==> inputs of wip/juniper <==
==> flow/design.v <==
module ALU(
    input logic CLK,
    input logic RST,
    input logic ACT,
    input logic[3:0]  OP,
    input logic[1:0]  MOVI,
    input logic[31:0] REG_A,
    input logic[31:0] REG_B,
    input logic[31:0] MEM,
    input logic[31:0] IMM,
    output logic[31:0] DATA,
    output logic       RDY,
    output logic       VLD
);
    typedef enum logic [1:0] {
        INIT,
        FIRST_STAGE,
        MUL_FIRST_STAGE,
        MUL_SECOND_STAGE
    } state_type;
    state_type state_curr;
    state_type state_next;
    logic[31:0] operand_A;
    logic[31:0] operand_B;
    logic[31:0] norm_res;
    logic[31:0] norm_reg;
    logic[63:0] mult_res;
    logic       mult_req;
    always_comb begin
        case (state_curr)
            INIT:
                if (ACT) begin
                    if (mult_req)
                        state_next = MUL_FIRST_STAGE;
                    else
                        state_next = FIRST_STAGE;
                end else
                     state_next = INIT;
            FIRST_STAGE:      state_next = INIT;
            MUL_FIRST_STAGE:  state_next = MUL_SECOND_STAGE;
            MUL_SECOND_STAGE: state_next = INIT;
        endcase
    end
    always_ff @(posedge CLK) begin
        if (RST) begin
            state_curr  <= INIT;
        end else begin
            state_curr <= state_next;
            if (state_next == MUL_FIRST_STAGE)
                mult_res <= operand_A * operand_B;
            if (state_next == FIRST_STAGE)
                norm_reg <= norm_res;
        end
    end
    always_comb begin
        case (state_curr)
            INIT:             DATA = 32'b0;
            FIRST_STAGE:      DATA = norm_reg;
            MUL_FIRST_STAGE:  DATA = mult_res[31:0];
            MUL_SECOND_STAGE: DATA = mult_res[63:32];
        endcase
    end
    assign operand_A = REG_A;
    assign VLD = (state_curr != INIT) & ~RST;
    assign RDY = state_curr == INIT;
    always_comb begin
        case (MOVI)
            2'b00:   operand_B = REG_B;
            2'b01:   operand_B = MEM;
            2'b10:   operand_B = IMM;
            default: operand_B = '0;
        endcase
    end
    always_comb begin
        norm_res = 32'b0;
        mult_req = 0;
        if (RDY) begin
            case (OP)
                4'b0000: norm_res = operand_A + operand_B;             
                4'b0001: norm_res = operand_A - operand_B;             
                4'b0010: mult_req = 1;                                 
                4'b0011: norm_res = {1'b0, operand_B[31:1]};           
                4'b0100: norm_res = {operand_B[30:0], 1'b0};           
                4'b0101: norm_res = {operand_B[0], operand_B[31:1]};   
                4'b0110: norm_res = {operand_B[30:0], operand_B[31]};  
                4'b0111: norm_res = ~operand_B;                        
                4'b1000: norm_res = operand_A & operand_B;             
                4'b1001: norm_res = operand_A | operand_B;             
                4'b1010: norm_res = operand_A ^ operand_B;             
                4'b1011: norm_res = ~(operand_A & operand_B);          
                4'b1100: norm_res = ~(operand_A | operand_B);          
                4'b1101: norm_res = ~(operand_A ^ operand_B);          
                4'b1110: norm_res = operand_B + 1;                     
                4'b1111: norm_res = operand_B - 1;                     
            endcase
        end
    end
endmodule
==> flow/run.sh <==
#!/bin/bash
# the make line also repeats each setting of config.mk as NAME=value (left out here)
make -C /OpenROAD-flow-scripts/flow DESIGN_CONFIG=/design/flow/config.mk WORK_HOME=/design/flow/orfs CLKGATE_MAP_FILE= finish
==> flow/config.mk <==
export PLATFORM = sky130hd
export DESIGN_NAME = ALU
export DESIGN_NICKNAME = ALU
export VERILOG_FILES = /design/flow/design.v
export SDC_FILE = /design/flow/constraint.sdc
export NUM_CORES = 4
export LEC_CHECK = 0
export ABC_AREA = 0
export CAP_MARGIN = 20
export CORE_ASPECT_RATIO = 0.88
export CORE_MARGIN = 2
export CORE_UTILIZATION = 25
export CTS_CLUSTER_DIAMETER = 82
export GPL_TIMING_DRIVEN = 1
export HOLD_SLACK_MARGIN = 0.03
export MAX_ROUTING_LAYER = met4
export PLACE_DENSITY_LB_ADDON = 0.21
export SLEW_MARGIN = 20
export TNS_END_PERCENT = 40
==> flow/constraint.sdc <==
create_clock -name core_clock -period 8.32 [get_ports {CLK}]
set_input_delay 1.6640 -clock core_clock [delete_from_list [all_inputs] [get_ports {CLK}]]
set_output_delay 1.6640 -clock core_clock [all_outputs]
set_load 0.01 [all_outputs]
==> wip/onyx (differences from wip/juniper) <==
ABC_AREA = unset   (was 0)
CORE_ASPECT_RATIO = unset   (was 0.88)
CORE_UTILIZATION = 70   (was 25)
CTS_CLUSTER_DIAMETER = unset   (was 82)
GPL_TIMING_DRIVEN = unset   (was 1)
HOLD_SLACK_MARGIN = unset   (was 0.03)
MAX_ROUTING_LAYER = unset   (was met4)
PLACE_DENSITY_LB_ADDON = unset   (was 0.21)
TNS_END_PERCENT = unset   (was 40)
==> flow/constraint.sdc (replaced) <==
create_clock -name core_clock -period 3.56 [get_ports {CLK}]
set_input_delay 0.7120 -clock core_clock [delete_from_list [all_inputs] [get_ports {CLK}]]
set_output_delay 0.7120 -clock core_clock [all_outputs]
set_load 0.01 [all_outputs]
==> wip/amber (differences from wip/juniper) <==
CORE_ASPECT_RATIO = unset   (was 0.88)
CORE_UTILIZATION = 58   (was 25)
CTS_CLUSTER_DIAMETER = 371   (was 82)
HOLD_SLACK_MARGIN = unset   (was 0.03)
==> wip/fjord (differences from wip/juniper) <==
ABC_AREA = unset   (was 0)
CORE_ASPECT_RATIO = unset   (was 0.88)
CORE_UTILIZATION = 40   (was 25)
CTS_CLUSTER_DIAMETER = unset   (was 82)
CTS_CLUSTER_SIZE = 13   (was unset)
GPL_TIMING_DRIVEN = unset   (was 1)
HOLD_SLACK_MARGIN = unset   (was 0.03)
MAX_ROUTING_LAYER = unset   (was met4)
PLACE_DENSITY_LB_ADDON = unset   (was 0.21)
SETUP_SLACK_MARGIN = -0.92   (was unset)
TNS_END_PERCENT = 5   (was 40)
==> flow/constraint.sdc (replaced) <==
create_clock -name core_clock -period 10.5 [get_ports {CLK}]
set_input_delay 2.1000 -clock core_clock [delete_from_list [all_inputs] [get_ports {CLK}]]
set_output_delay 2.1000 -clock core_clock [all_outputs]
set_load 0.01 [all_outputs]
==> results <==
- wip/amber completed and failed the layout checks on setup timing. wip/onyx failed in global routing (5_1_grt) with GRT-0116. wip/fjord finished but fails on setup timing. wip/juniper reached the layout checks and failed them: setup timing.
- In sequential cell count, wip/fjord and wip/amber do not differ.
- Die size: wip/juniper is larger than wip/fjord (about 60%).
- Via count: wip/fjord < wip/juniper < wip/amber.
- Of wip/amber and wip/fjord, wip/fjord has the higher worst setup slack (gap 0.83 ns).
- Against wip/amber, the first-iteration DRC count of wip/fjord is smaller by 13%.
- The lowest worst hold slack belongs to wip/fjord, the highest to wip/amber.
- Synthesized cell count is the same in wip/amber and wip/fjord.

* * *

==> job 1839 <==
Starts from the design.v that is shown in full above.
export LEC_CHECK = 0
export CAP_MARGIN = 20
export CORE_MARGIN = 2
export CORE_UTILIZATION = 24
export SLEW_MARGIN = 20
create_clock -name core_clock -period 16.3 [get_ports {CLK}]
run.sh (not shown) runs the stock make flow with config.mk's settings and CLKGATE_MAP_FILE=.
==> job 5229 (differences from job 1839) <==
CELL_PAD_IN_SITES_DETAIL_PLACEMENT = 1   (was default)
CORE_ASPECT_RATIO = 0.94   (was default)
CORE_UTILIZATION = 40   (was 24)
GPL_TIMING_DRIVEN = 0   (was default)
==> flow/constraint.sdc (replaced) <==
create_clock -name core_clock -period 10.5 [get_ports {CLK}]
set_input_delay 2.1000 -clock core_clock [delete_from_list [all_inputs] [get_ports {CLK}]]
set_output_delay 2.1000 -clock core_clock [all_outputs]
set_load 0.01 [all_outputs]
==> job 5478 (differences from job 1839) <==
ABC_AREA = 1   (was default)
CORE_UTILIZATION = 58   (was 24)
CTS_CLUSTER_DIAMETER = 153   (was default)
CTS_CLUSTER_SIZE = 30   (was default)
PLACE_DENSITY = 0.43   (was default)
TNS_END_PERCENT = 5   (was default)
==> flow/constraint.sdc (replaced) <==
create_clock -name core_clock -period 10.5 [get_ports {CLK}]
set_input_delay 2.1000 -clock core_clock [delete_from_list [all_inputs] [get_ports {CLK}]]
set_output_delay 2.1000 -clock core_clock [all_outputs]
set_load 0.01 [all_outputs]
==> job 3038 (differences from job 1839) <==
ABC_AREA = 0   (was default)
CORE_UTILIZATION = 72   (was 24)
CTS_CLUSTER_DIAMETER = 392   (was default)
CTS_CLUSTER_SIZE = 98   (was default)
PLACE_DENSITY = 0.39   (was default)
==> flow/constraint.sdc (replaced) <==
create_clock -name core_clock -period 5.92 [get_ports {CLK}]
set_input_delay 1.1840 -clock core_clock [delete_from_list [all_inputs] [get_ports {CLK}]]
set_output_delay 1.1840 -clock core_clock [all_outputs]
set_load 0.01 [all_outputs]
==> results <==
Job 5478 passed the timing, DRC and antenna checks. Job 3038 ended with an error in 5_1_grt. Job 5229 completed, yet does not pass: negative setup slack. Job 1839 passed the timing, DRC and antenna checks.
Against job 1839, the core utilization of job 5229 is higher by 19 points.
Cell count, highest first: job 5478, job 1839, job 5229.
In job 5229 the sequential share of layout area is higher than in job 5478, by 0.066 points.
Against job 1839, the worst setup slack of job 5478 is lower by 2.4 ns.
In area after synthesis, job 3038 and job 5229 do not differ.
Design area, highest first: job 5478, job 5229, job 1839.
In job 5229 the count of clock-buffer cells in the layout is lower than in job 1839, by 1.
Via count, highest first: job 5478, job 5229, job 1839.
Of job 1839 and job 5478, job 5478 has the higher non-clock buffer count (gap 6).

* * *

==> inputs of branch willow <==
RTL: the design.v shown in full above, as it stands there.
Settings: LEC_CHECK=0, ABC_AREA=1, CAP_MARGIN=20, CORE_MARGIN=2, CORE_UTILIZATION=40, CTS_CLUSTER_DIAMETER=384, CTS_CLUSTER_SIZE=30, SETUP_SLACK_MARGIN=-0.95, SLEW_MARGIN=20; clock period 10.5 ns.
==> inputs of branch maple, as changes to branch willow <==
- CAP_MARGIN: 20 -> 10
- CELL_PAD_IN_SITES_DETAIL_PLACEMENT: unset -> 1
- CELL_PAD_IN_SITES_GLOBAL_PLACEMENT: unset -> 3
- CORE_ASPECT_RATIO: unset -> 1.5
- CORE_UTILIZATION: 40 -> 71
- CTS_CLUSTER_DIAMETER: 384 -> unset
- CTS_CLUSTER_SIZE: 30 -> unset
- GPL_ROUTABILITY_DRIVEN: unset -> 0
- GPL_TIMING_DRIVEN: unset -> 0
- HOLD_SLACK_MARGIN: unset -> -0.04
- MIN_ROUTING_LAYER: unset -> met2
- PLACE_DENSITY_LB_ADDON: unset -> 0.12
- SETUP_SLACK_MARGIN: -0.95 -> unset
- SLEW_MARGIN: 20 -> 0
- TNS_END_PERCENT: unset -> 25
==> inputs of branch tundra, as changes to branch willow <==
- ABC_AREA: 1 -> unset
- CORE_UTILIZATION: 40 -> 19
- CTS_CLUSTER_DIAMETER: 384 -> unset
- CTS_CLUSTER_SIZE: 30 -> unset
- SETUP_SLACK_MARGIN: -0.95 -> unset
==> flow/constraint.sdc (replaced) <==
create_clock -name core_clock -period 10.3 [get_ports {CLK}]
set_input_delay 2.0600 -clock core_clock [delete_from_list [all_inputs] [get_ports {CLK}]]
set_output_delay 2.0600 -clock core_clock [all_outputs]
set_load 0.01 [all_outputs]
==> results <==
	branch willow	branch tundra	branch maple
Met3 routed wirelength	13,520 um	16,170 um	-
Largest type area fraction	37.82%	41.01%	37.82%
Core ar.	117,900 sq um	229,500 sq um	66,470 sq um
Worst slack at placement	0.02376 ns	-0.7225 ns	-
Ys cells	6,541	5,161	6,541
Final cell area excluding filler cells	52,040 sq um	53,760 sq um	-
Crit. path cell count	34	31	-
Final setup violation count	0	0	-
Largest stage delay on the critical path	0.57 ns	0.57 ns	-
Result of the run	timing/DRC/antenna clean	timing/DRC/antenna clean	did not finish
Last stage reached	-	-	3_1_place_gp_skip_io
Crit share post-route	98.83%	98.38%	-
Critical path data arrival time	10.49 ns	10.31 ns	-
